## sw
module sw(i0, i1, i2, i3, o0, o1, o2, o3, clk, rst);
  input clk, rst;
  input [9:0] i0, i1, i2, i3;
  output [9:0] o0, o1, o2, o3;
	wire [9:0] co0, co1, co2, co3;  
	wire [3:0] req0, req1, req2, req3;  
	ib ib0(i0, co0, req0, ack0, full0, clk, rst);
	ib ib1(i1, co1, req1, ack1, full1, clk, rst);
	ib ib2(i2, co2, req2, ack2, full2, clk, rst);
	ib ib3(i3, co3, req3, ack3, full3, clk, rst);
	ackor ackor0(ack00, ack10, ack20, ack30, ack0);
	ackor ackor1(ack01, ack11, ack21, ack31, ack1);
	ackor ackor2(ack02, ack12, ack22, ack32, ack2);
	ackor ackor3(ack03, ack13, ack23, ack33, ack3);
	arb arb0(req0[0], req1[0], req2[0], req3[0], ack00, ack01, ack02, ack03, clk, rst);
	arb arb1(req0[1], req1[1], req2[1], req3[1], ack10, ack11, ack12, ack13, clk, rst);
	arb arb2(req0[2], req1[2], req2[2], req3[2], ack20, ack21, ack22, ack23, clk, rst);
	arb arb3(req0[3], req1[3], req2[3], req3[3], ack30, ack31, ack32, ack33, clk, rst);
	cb cb(co0, co1, co2, co3, o0, o1, o2, o3,
		{ack03, ack02, ack01, ack00}, {ack13, ack12, ack11, ack10},
		{ack23, ack22, ack21, ack20}, {ack33, ack32, ack31, ack30});
endmodule
make LEC_CHECK=0 ABC_AREA=0 CAP_MARGIN=20 CELL_PAD_IN_SITES_GLOBAL_PLACEMENT=0 CORE_ASPECT_RATIO=0.54 CORE_MARGIN=2 CORE_UTILIZATION=69 CTS_CLUSTER_DIAMETER=247 CTS_CLUSTER_SIZE=13 GPL_TIMING_DRIVEN=1 HOLD_SLACK_MARGIN=-0.08 MAX_ROUTING_LAYER=met4 PLACE_DENSITY_LB_ADDON=0.07 SETUP_SLACK_MARGIN=0.99 SLEW_MARGIN=20 finish   # period 3.42 ns
run.sh (not shown) runs the stock make flow with config.mk's settings and CLKGATE_MAP_FILE=.
The first run completed and failed the layout checks on negative setup slack.
Next try:
- ABC_AREA: 0 -> unset
- CELL_PAD_IN_SITES_GLOBAL_PLACEMENT: 0 -> unset
- CORE_ASPECT_RATIO: 0.54 -> unset
- CORE_UTILIZATION: 69 -> 39
- CTS_CLUSTER_DIAMETER: 247 -> unset
- CTS_CLUSTER_SIZE: 13 -> unset
- GPL_TIMING_DRIVEN: 1 -> unset
- HOLD_SLACK_MARGIN: -0.08 -> unset
- MAX_ROUTING_LAYER: met4 -> unset
- PLACE_DENSITY_LB_ADDON: 0.07 -> 0.09
- SETUP_SLACK_MARGIN: 0.99 -> 0.67
- TNS_END_PERCENT: unset -> 50
- clock period: 3.42 -> 3.6 ns (I/O delays scaled with it)
The new run completed, yet does not pass: negative setup slack.
Total power drops by 2.4%.
Global-route usage drops by 24 points.
Die area climbs by 76%.
Clock-buffer cell count drops by 20.
Design area climbs by 3.5%.
Non-clock buffer count climbs by 2.
Next try:
- CORE_UTILIZATION: 39 -> 61
- PLACE_DENSITY_LB_ADDON: 0.09 -> unset
- SETUP_SLACK_MARGIN: 0.67 -> 0.89
- TNS_END_PERCENT: 50 -> unset
- clock period: 3.6 -> 3.43 ns (I/O delays scaled with it)
What happened: The changed run finished but failed the layout checks on negative setup slack; power went up by 6.1%; utilization went up by 29 points; setup slack gets worse by 0.12 ns; wire length went up by 2.3%; register-to-register slack gets worse by 0.10 ns; global-route usage went up by 11 points; combinational power went up by about 10%; worst hold slack gets worse by 0.017 ns; area after synthesis stays the same; final area went up by 0.33%.

========
Starting RTL as in the previous note.
## sw
module sw(i0, i1, i2, i3, o0, o1, o2, o3, clk, rst);
  input clk, rst;
  input [9:0] i0, i1, i2, i3;
  output [9:0] o0, o1, o2, o3;
	wire [9:0] co0, co1, co2, co3;  
	wire [3:0] req0, req1, req2, req3;  
	ib ib0(i0, co0, req0, ack0, full0, clk, rst);
	ib ib1(i1, co1, req1, ack1, full1, clk, rst);
	ib ib2(i2, co2, req2, ack2, full2, clk, rst);
	ib ib3(i3, co3, req3, ack3, full3, clk, rst);
	ackor ackor0(ack00, ack10, ack20, ack30, ack0);
	ackor ackor1(ack01, ack11, ack21, ack31, ack1);
	ackor ackor2(ack02, ack12, ack22, ack32, ack2);
	ackor ackor3(ack03, ack13, ack23, ack33, ack3);
	arb arb0(req0[0], req1[0], req2[0], req3[0], ack00, ack01, ack02, ack03, clk, rst);
	arb arb1(req0[1], req1[1], req2[1], req3[1], ack10, ack11, ack12, ack13, clk, rst);
	arb arb2(req0[2], req1[2], req2[2], req3[2], ack20, ack21, ack22, ack23, clk, rst);
	arb arb3(req0[3], req1[3], req2[3], req3[3], ack30, ack31, ack32, ack33, clk, rst);
	cb cb(co0, co1, co2, co3, o0, o1, o2, o3,
		{ack03, ack02, ack01, ack00}, {ack13, ack12, ack11, ack10},
		{ack23, ack22, ack21, ack20}, {ack33, ack32, ack31, ack30});
endmodule
make LEC_CHECK=0 CAP_MARGIN=20 CORE_MARGIN=2 CORE_UTILIZATION=13 PLACE_DENSITY=0.6 SLEW_MARGIN=20 finish   # period 6.4 ns
Change:
Settings changed: ABC_AREA set to 0, CORE_ASPECT_RATIO set to 0.5, CORE_UTILIZATION 13 to 72, CTS_CLUSTER_DIAMETER set to 360, CTS_CLUSTER_SIZE set to 40, PLACE_DENSITY 0.6 to not set, PLACE_DENSITY_LB_ADDON set to 0.02, SETUP_SLACK_MARGIN set to 0.96.
Clock period 6.4 ns to 3.29 ns, I/O delays scaled along.
The changed run did not get past global routing.
Area after synthesis does not change.
Die size decreases by well over a third.
Synthesized cell count is unchanged.
Change:
Settings changed: ABC_AREA 0 to not set, CORE_ASPECT_RATIO 0.5 to not set, CORE_UTILIZATION 72 to 62, CTS_CLUSTER_DIAMETER 360 to not set, CTS_CLUSTER_SIZE 40 to 97, PLACE_DENSITY set to 0.6, PLACE_DENSITY_LB_ADDON 0.02 to not set, SETUP_SLACK_MARGIN 0.96 to not set.
Clock period 3.29 ns to 4.83 ns, I/O delays scaled along.
Result:
- With this change the flow finished clean
- die size came out higher by 16%
- synthesized cell count does not change
- area after synthesis is unchanged
Change:
Settings changed: CORE_UTILIZATION 62 to 72, CTS_CLUSTER_DIAMETER set to 362, CTS_CLUSTER_SIZE 97 to 44, PLACE_DENSITY 0.6 to not set, PLACE_DENSITY_LB_ADDON set to 0.02, SETUP_SLACK_MARGIN set to 0.89.
Clock period 4.83 ns to 3.29 ns, I/O delays scaled along.
=>
- With this change the flow aborted during global routing
- die size came out lower by 14%
- synthesized area does not change
- synthesized cell count is unchanged
No activity file was given, so power comes from the tool's default toggle rates.
